// unified_computing_system
module unified_computing_system (
    input      [15:0] d_a,           
    input      [15:0] d_b,           
    input      [1:0]  op_code,       
    input             clk,
    input             rstn,
    input             en_a,           
    input             en_b,           
    input             en_result,      
    input             cin,            
    input             bin,            
    output reg [31:0] result,         
    output reg [15:0] remainder,      
    output reg        cout,           
    output reg        bout,           
    output reg        overflow_flag,  
    output reg        error_flag      
);
Settings: LEC_CHECK=0, CAP_MARGIN=20, CELL_PAD_IN_SITES_GLOBAL_PLACEMENT=0, CORE_MARGIN=2, CORE_UTILIZATION=68, GPL_ROUTABILITY_DRIVEN=0, PLACE_DENSITY_LB_ADDON=0.2, SLEW_MARGIN=20, TNS_END_PERCENT=5; clock period 25.2 ns.
run.sh (not shown) runs the stock make flow with config.mk's settings and CLKGATE_MAP_FILE=.
The starting point produced a layout that fails on negative setup slack.
Edit:
- ABC_AREA: unset -> 1
- CORE_UTILIZATION: 68 -> 72
- PLACE_DENSITY_LB_ADDON: 0.2 -> 0.04
- clock period: 25.2 -> 25.1 ns (I/O delays scaled with it)
Outcome: The changed run finished with negative setup slack left; first-iteration DRC count came out higher by about 19%; setup slack loses 1.1 ns; via count rises by about 12%.
Edit:
- ABC_AREA: 1 -> unset
- CELL_PAD_IN_SITES_GLOBAL_PLACEMENT: 0 -> unset
- CORE_UTILIZATION: 72 -> 40
- GPL_ROUTABILITY_DRIVEN: 0 -> unset
- PLACE_DENSITY_LB_ADDON: 0.04 -> unset
- TNS_END_PERCENT: 5 -> unset
- clock period: 25.1 -> 25.9 ns (I/O delays scaled with it)
With this change the flow produced a clean layout; area after synthesis drops by 5.0%; cell count drops by about 4%; critical path depth drops by 98; hold slack loses 0.012 ns; via count drops by about 15%; global-route usage drops by 14 points.
Edit:
- CORE_UTILIZATION: 40 -> 72
- CTS_CLUSTER_SIZE: unset -> 82
- PLACE_DENSITY_LB_ADDON: unset -> 0.07
- TNS_END_PERCENT: unset -> 5
- clock period: 25.9 -> 24.4 ns (I/O delays scaled with it)
After rerunning:
- The new run stopped in 5_1_grt
- die area went down by 44%
- synthesized area does not change
- synthesized cell count is unchanged
Edit:
- ABC_AREA: unset -> 1
- CORE_UTILIZATION: 72 -> 67
- CTS_CLUSTER_SIZE: 82 -> 97
- PLACE_DENSITY_LB_ADDON: 0.07 -> unset
- TNS_END_PERCENT: 5 -> unset
- clock period: 24.4 -> 30.0 ns (I/O delays scaled with it)
Outcome:
- This time the run finished with timing, DRC and antenna clean
- die size climbs by 13%
- synthesized cell count climbs by 20%
- synthesized area climbs by 5.2%

run 1:
unified_computing_system again, from the RTL that the note above started with.
## unified_computing_system
module unified_computing_system (
    input      [15:0] d_a,           
    input      [15:0] d_b,           
    input      [1:0]  op_code,       
    input             clk,
    input             rstn,
    input             en_a,           
    input             en_b,           
    input             en_result,      
    input             cin,            
    input             bin,            
    output reg [31:0] result,         
    output reg [15:0] remainder,      
    output reg        cout,           
    output reg        bout,           
    output reg        overflow_flag,  
    output reg        error_flag      
);
    wire [15:0] q_a;            
    wire [15:0] q_b;            
    wire [15:0] sum_result;
    wire        sum_cout;
    wire [15:0] diff_result;
    wire        diff_bout;
    wire [31:0] product_result;
    wire [15:0] quotient_result;
    wire [15:0] remainder_result;
    reg [31:0] temp_result;
    reg [15:0] temp_remainder;
    reg        temp_cout;
    reg        temp_bout;
    reg        temp_overflow;
  ...
clock: 12.7 ns
lec_check: 0
abc_area: 1
cap_margin: 20
core_margin: 2
core_utilization: 69
cts_cluster_diameter: 370
cts_cluster_size: 99
place_density: 0.37
setup_slack_margin: 2.87
slew_margin: 20
tns_end_percent: 10
What ended run 1 was a tool error in 5_1_grt; the run never finished.
Input changes introduced in run 2 (baseline for comparison: run 1):
- ABC_AREA: 1 -> unset
- CTS_CLUSTER_DIAMETER: 370 -> unset
- CORE_UTILIZATION: 69 -> 72
- TNS_END_PERCENT: 10 -> unset
- SETUP_SLACK_MARGIN: 2.87 -> unset
- CTS_CLUSTER_SIZE: 99 -> unset
- PLACE_DENSITY: 0.37 -> unset
- PLACE_DENSITY_LB_ADDON: unset -> 0.01
- the clock period (ns, I/O delays scaled along): 12.7 -> 26.5
Findings:
The flow ran to completion for all of run 1 and run 2 but run 1, which stopped partway.
[run 2] flow finished | final checks: failed | reasons: setup timing
For run 1, the flow was terminated by a tool error in 5_1_grt and produced no final design.
Run 1 -> run 2: number of gates resized after CTS decreased by more than half
Run 2 vs run 1: half-perimeter wire length of the detailed placement result down by more than 10%
Compared with run 1, in run 2 post-placement worst setup slack increased by 10.53 ns relative to the old numbers, netlist area before placement dropped 5.0%, yosys stat chip area went down 5.0%, y dimension of the die down 4.5%.
What run 3 does differently from run 2 at the input level:
- CORE_UTILIZATION now 12, was 72
- PLACE_DENSITY_LB_ADDON no longer set, was 0.01
- the clock period (ns, I/O delays scaled along) now 33.5, was 26.5
Notes after the runs:
Logic share of the area (lower): run 3
Run 3 vs run 2 — total track usage dropped 38 points.
Relative to run 2, well tap count has gone up in run 3.
Run 3 reports a higher cell area than run 2 does.
From run 3 to run 2, post-synthesis area per instance did not move at all.
Cmp run 3 vs run 2: detailed-route wire length per cell lower in run 3
On hold slack: between run 2 and run 3, it ends up lower for run 2.
The layout clock buffer count was comparable across run 2 and run 3.
Run 3 went all the way through the flow, and no timing, DRC or antenna check failed.
Here is what was changed in the inputs of run 4 compared with run 3.
- setting TNS_END_PERCENT to 5 for the first time
- setting PLACE_DENSITY_LB_ADDON to 0.07 for the first time
- changing CORE_UTILIZATION from 12 to 68
- changing the clock period (ns, I/O delays scaled along) from 33.5 to 26.0
==> results <==
When run 4 is measured against run 3, its via count turns out about 11% higher. Sum of met2 wire segment lengths after detailed routing (higher): run 3. Run 4 vs run 3: peak fanout along the critical path down. Area fraction in full adders, half adders and majority gates came out exactly the same in run 4 and run 3. Summary of run 4 over run 3: number of antenna diodes went up by 1; final core area utilization went up by 68 points. Comparing run 3 against run 4, there is no change at all in number of cells in Yosys stat. Although run 4 finished all stages, its layout failed final checks on setup timing.
For run 5, these inputs were changed with respect to run 4:
- putting MAX_ROUTING_LAYER at met4 where nothing was set
- swapping 0.07 for 0.17 in PLACE_DENSITY_LB_ADDON
- putting ABC_AREA at 1 where nothing was set
- clearing TNS_END_PERCENT, which used to be 5
- swapping 68 for 40 in CORE_UTILIZATION
### Flow results
- Run 5: full flow OK, the timing, design-rule and antenna checks passed
- Run 4 -> stages 100% | layout checks FAIL | setup timing
- For non-clock buffer count in the final layout, dividing the value from run 5 by the value from run 4 gives 0.74.
- Run 5 ended up with a lower placer's final routability congestion estimate than run 4 did.
- First-iteration DRC count in run 5 is 1246 below run 4.
> inputs changed (run 5 -> run 6)
- changing PLACE_DENSITY_LB_ADDON from 0.17 to 0.06
- changing CORE_UTILIZATION from 40 to 41
- setting CELL_PAD_IN_SITES_GLOBAL_PLACEMENT to 1 for the first time
- changing CORE_MARGIN from 2 to 4
- changing MAX_ROUTING_LAYER from met4 to met5
- setting CELL_PAD_IN_SITES_DETAIL_PLACEMENT to 2 for the first time
Summary of run 5 and run 6: one run falls short of a clean finish, namely run 6. Run 6 did not make it past 5_1_grt, where a tool error ended it. Compared with run 5, run 6 shows a higher post-CTS setup buffer count. Of run 6 and run 5, the run reporting the lower number of placement rows was run 6. Chip height ended up 1.2 um higher on run 6 than on run 5. Comparing run 6 and run 5, the lower die area was measured on run 5. Floorplan core area (run 6 over run 5): decrease, about 2.4%. Run 6 and run 5 ended up with nearly the same count of placed standard cells including taps.
